build 88:
// AXIS_FIR_v1_0
module AXIS_FIR_v1_0 # 
    (
        parameter integer C_S_AXIS_TDATA_WIDTH	= 16,
        parameter integer C_M_AXIS_TDATA_WIDTH	= 32,
        parameter integer C_M_AXIS_START_COUNT	= 32
    )
    (
        input wire [3:0] s_axis_tkeep,
        output wire [3:0] m_axis_tkeep,
        input wire  s_axis_aclk,
        input wire  s_axis_aresetn,
        output wire  s_axis_tready,
        input wire [C_S_AXIS_TDATA_WIDTH-1 : 0] s_axis_tdata,
        input wire [(C_S_AXIS_TDATA_WIDTH/8)-1 : 0] s_axis_tstrb,
        input wire  s_axis_tlast,
        input wire  s_axis_tvalid,
        input wire  m_axis_aclk,
        input wire  m_axis_aresetn,
        output wire  m_axis_tvalid,
        output wire [C_M_AXIS_TDATA_WIDTH-1 : 0] m_axis_tdata,
        output wire [(C_M_AXIS_TDATA_WIDTH/8)-1 : 0] m_axis_tstrb,
        output wire  m_axis_tlast,
        input wire  m_axis_tready
    );
    wire [C_S_AXIS_TDATA_WIDTH-1 : 0] fir_data_in;
    wire [C_M_AXIS_TDATA_WIDTH-1 : 0] fir_data_out;
    wire enable_fir;
    AXIS_FIR_v1_0_S_AXIS # ( 
        .C_S_AXIS_TDATA_WIDTH(C_S_AXIS_TDATA_WIDTH)
    ) AXIS_FIR_v1_0_S_AXIS_inst (
        .s_axis_tkeep(s_axis_tkeep),
        .enable_fir(enable_fir),
        .fir_data_in(fir_data_in),
        .S_AXIS_ACLK(s_axis_aclk),
        .S_AXIS_ARESETN(s_axis_aresetn),
        .S_AXIS_TREADY(s_axis_tready),
        .S_AXIS_TDATA(s_axis_tdata),
        .S_AXIS_TSTRB(s_axis_tstrb),
        .S_AXIS_TLAST(s_axis_tlast),
        .S_AXIS_TVALID(s_axis_tvalid)
    );
    AXIS_FIR_v1_0_M_AXIS # ( 
        .C_M_AXIS_TDATA_WIDTH(C_M_AXIS_TDATA_WIDTH),
        .C_M_START_COUNT(C_M_AXIS_START_COUNT)
    ) AXIS_FIR_v1_0_M_AXIS_inst (
        .m_axis_tkeep(m_axis_tkeep),
        .enable_fir(enable_fir),
        .fir_data_out(fir_data_out),
        .M_AXIS_ACLK(s_axis_aclk),
        .M_AXIS_ARESETN(s_axis_aresetn),
        .M_AXIS_TVALID(m_axis_tvalid),
        .M_AXIS_TDATA(m_axis_tdata),
        .M_AXIS_TSTRB(m_axis_tstrb),
        .M_AXIS_TLAST(m_axis_tlast),
        .M_AXIS_TREADY(m_axis_tready)
    );
    FIR LPF_FIR_inst (
        .clk(s_axis_aclk),
        .reset(s_axis_aresetn),
        .enable_fir(enable_fir),
  ...
make LEC_CHECK=0 CAP_MARGIN=15 CORE_MARGIN=2 CORE_UTILIZATION=72 CTS_CLUSTER_DIAMETER=28 CTS_CLUSTER_SIZE=44 HOLD_SLACK_MARGIN=-0.08 SETUP_SLACK_MARGIN=1.64 SLEW_MARGIN=20 finish   # period 6.8 ns
run.sh (not shown) runs the stock make flow with config.mk's settings and CLKGATE_MAP_FILE=.
Build 88 completed end to end with timing, DRC and antenna clean.
### build 88 -> build 39
- an added ABC_AREA of 1
- a deleted CTS_CLUSTER_SIZE that had been 44
- a deleted CTS_CLUSTER_DIAMETER that had been 28
- a change of CAP_MARGIN from 15 to 20
- an added PLACE_DENSITY of 0.35
- a deleted SETUP_SLACK_MARGIN that had been 1.64
- a deleted HOLD_SLACK_MARGIN that had been -0.08
- a change of the clock period (ns, I/O delays scaled along) from 6.8 to 4.59
[summary]
- Comparing count of distinct cell types in the synthesized netlist for build 39 and build 88, the bigger number came from build 88.
- In build 39 the post-synth area from yosys stat turned out about 8% higher than in build 88.
- Build 39 never completed, since it errored out during global routing (5_1_grt).
- The number of buffers inserted during clock tree synthesis in build 39 was lower than what build 88 gave.
- Changes observed in build 39 relative to build 88: placer congestion estimate +about 8%, synthesized cell count +2,149.
- Taking build 88 as the reference, in build 39 area share of and-or/or-and cells after synthesis decreased by 2.2 points relative to the old numbers, count of instantiated cells in the yosys netlist increased by 2,149 relative to the old numbers, synthesized area per cell decreased by 1.8 um2 relative to the old numbers.
The following lists how build 76 was set up differently from build 39:
- clearing ABC_AREA, which used to be 1
- swapping 72 for 62 in CORE_UTILIZATION
- clearing PLACE_DENSITY, which used to be 0.35
- swapping 4.59 for 5.82 in the clock period (ns, I/O delays scaled along)
### Flow results
Die size: build 76 exceeds build 39
Compared with build 39, build 76 shows a lower number of cells upsized or downsized after cts.
In the metrics for build 76 and build 39, the one carrying the higher vertical die dimension is build 76.
Build 76: flow complete, layout not clean; failing: setup timing
Build 39 | ERROR | global routing (5_1_grt)
diff inputs: build 76 => build 58
- PLACE_DENSITY newly set to 0.43
- CORE_UTILIZATION changed from 62 to 72
- the clock period (ns, I/O delays scaled along) changed from 5.82 to 5.13
Findings:
- Build 58 has utilization of the core after routing above what build 76 had.
- Of build 76 and build 58, not a single run came through the flow clean.
- Setup slack after placement | build 58 below build 76
- Build 58 vs. build 76: maximum single-stage delay on the critical path went down by 0.05 ns.
- The met2 wire length of build 58 is higher than that of build 76.
- Taking build 76 as the reference, in build 58 initial DRC count has increased.
- The number of stages on the worst setup path number comes out lower for build 76 vs build 58.
- When build 58 is measured against build 76, its summed area of non-filler cells in the final layout turns out 5.7% higher.
- Going from build 76 to build 58, the shortest clock period the worst path allows after layout was found to have gone up by 0.32 ns.
- Summary of the comparison: routed wire length is higher in build 58, relative to build 76.
--- input diff build 58..build 61 ---
- PLACE_DENSITY removed (was 0.43)
- CORE_UTILIZATION changed from 72 to 40
- the clock period (ns, I/O delays scaled along) changed from 5.13 to 7.38
### Flow results
Build 61 against build 58: max-slew violation count has remained practically unchanged; utilization has decreased; final cell area excluding filler cells has decreased. Comparing build 61 and build 58, the one run not ending clean was build 58. Build 58 finished all stages; however, its layout fails the closing checks, the failures being setup timing. Build 61 ended with more final-layout setup total negative slack than build 58. [compare] base=build 58 new=build 61: setup slack climbed 1.68 ns; wire length shrank by about 20%.
